job 8980:
==> flow/design.v (excerpt) <==
module top(input clk, rst_raw, up, left, right, down, 
           input [15:0]switches, output dp,a,b,c,d,e,f,g, output [3:0]anode,
           output load_done, output reg fsm_done);
clock: 2.39 ns
lec_check: 0
abc_area: 1
cap_margin: 20
core_margin: 2
core_utilization: 72
cts_cluster_diameter: 224
cts_cluster_size: 14
gpl_routability_driven: 1
max_routing_layer: met4
min_routing_layer: met1
place_density_lb_addon: 0.16
setup_slack_margin: 0.62
slew_margin: 40
run.sh (not shown) runs the stock make flow with config.mk's settings and CLKGATE_MAP_FILE=.
In the summary table, job 8980 is marked failed, with error GRT-0232 raised in global routing.
> inputs changed (job 8980 -> job 178)
- swapping 1 for 0 in GPL_ROUTABILITY_DRIVEN
- swapping 0.62 for 0.3 in SETUP_SLACK_MARGIN
- clearing MAX_ROUTING_LAYER, which used to be met4
- swapping 2.39 for 2.36 in the clock period (ns, I/O delays scaled along)
==> comparison <==
Job 178 has completed all stages; timing, DRC and antenna checks passed.
Per the comparison of job 178 with job 8980, count of flip-flops with a built-in enable after synthesis saw little to no change, minimum setup slack after placement saw an increase, number of cell instances after yosys synthesis saw little to no change, maximum buffer depth of the clock tree saw little to no change, vertical extent of the die saw little to no change.
Measured against each other, job 178 and job 8980 differ in placed standard-cell area, the lower figure coming from job 178.
Count of mapped cells out of synthesis came out exactly the same in job 178 and job 8980.
Job 178 vs job 8980 — number of gates resized after cts dropped 89.
Relative to job 178, the following input files were edited for job 2908:
- clearing PLACE_DENSITY_LB_ADDON, which used to be 0.16
- clearing CTS_CLUSTER_DIAMETER, which used to be 224
- swapping 40 for 20 in SLEW_MARGIN
- putting HOLD_SLACK_MARGIN at 0.24 where nothing was set
- clearing GPL_ROUTABILITY_DRIVEN, which used to be 0
- clearing ABC_AREA, which used to be 1
- swapping 14 for 19 in CTS_CLUSTER_SIZE
- swapping 20 for 0 in CAP_MARGIN
- clearing SETUP_SLACK_MARGIN, which used to be 0.3
- clearing MIN_ROUTING_LAYER, which used to be met1
[summary]
Job 178 went all the way through synthesis, placement and routing and the layout is clean on timing, DRC and antenna. Nothing crashed in job 2908 and all stages finished; the problem is that the final layout failed, the offending checks being setup timing. Job 2908 can be clocked slower than job 178. Re total setup violations reported at the end of the flow: job 178 was lower than job 2908. Synthesized instance count went down by more than 10% going from job 178 to job 2908.
Here is what was changed in the inputs of job 878 compared with job 2908.
- CAP_MARGIN changed from 0 to 20
- HOLD_SLACK_MARGIN removed (was 0.24)
- CORE_UTILIZATION changed from 72 to 66
- CTS_CLUSTER_SIZE removed (was 19)
- the clock period (ns, I/O delays scaled along) changed from 2.36 to 4.33
==> results <==
The critical path depth was comparable across job 2908 and job 878.
Max proportion of cell area occupied by multi-input gates across job 2908 and job 878: job 878
Proportion of power drawn by combinational gates in job 878 is 5.2 points lower than in job 2908
[job 878 vs job 2908] overall die area: higher in job 878
[compare] base=job 2908 new=job 878: fraction of power consumed by the clock network has increased; leakage component of the power has decreased; delay of the slowest cell on the worst path has increased.
In the tables for job 2908 and job 878, number of non-filler instances in the completed layout reads lower with job 878.
NOTE routed wire length job 2908->job 878 decreased by more than 10%
Across job 2908 and job 878, a clean result was obtained everywhere but in job 2908.
Job 2908: all stages done; final checks FAILED (setup timing).
[job 878] layout overhead on the synthesized area fell 9.5 points relative to job 2908
Higher power in sequential cells goes to job 2908 over job 878.


Starting RTL as in the previous note.
==> flow/config.mk <==
export PLATFORM = sky130hd
export DESIGN_NAME = top
export DESIGN_NICKNAME = top
export VERILOG_FILES = /design/flow/design.v
export SDC_FILE = /design/flow/constraint.sdc
export NUM_CORES = 4
export LEC_CHECK = 0
export ABC_AREA = 1
export CAP_MARGIN = 25
export CORE_ASPECT_RATIO = 1.42
export CORE_MARGIN = 5
export CORE_UTILIZATION = 51
export CTS_CLUSTER_DIAMETER = 221
export GPL_ROUTABILITY_DRIVEN = 0
export GPL_TIMING_DRIVEN = 1
export MAX_ROUTING_LAYER = met4
export MIN_ROUTING_LAYER = met2
export PLACE_DENSITY_LB_ADDON = 0.16
export SETUP_SLACK_MARGIN = 1.44
export SLEW_MARGIN = 30
==> flow/constraint.sdc <==
create_clock -name core_clock -period 7.52 [get_ports {clk}]
set_input_delay 1.5040 -clock core_clock [delete_from_list [all_inputs] [get_ports {clk}]]
set_output_delay 1.5040 -clock core_clock [all_outputs]
set_load 0.01 [all_outputs]
The first run produced a clean layout.
==> next run, changes <==
- CORE_UTILIZATION: 51 -> 50
- GPL_TIMING_DRIVEN: 1 -> 0
After rerunning: Now the flow completed and failed the layout checks on design-rule violations; sequential power barely changes; via count rose by about 1.4%; cell count rose by about 1.3%; final area is about the same.
No activity file was given, so power comes from the tool's default toggle rates.
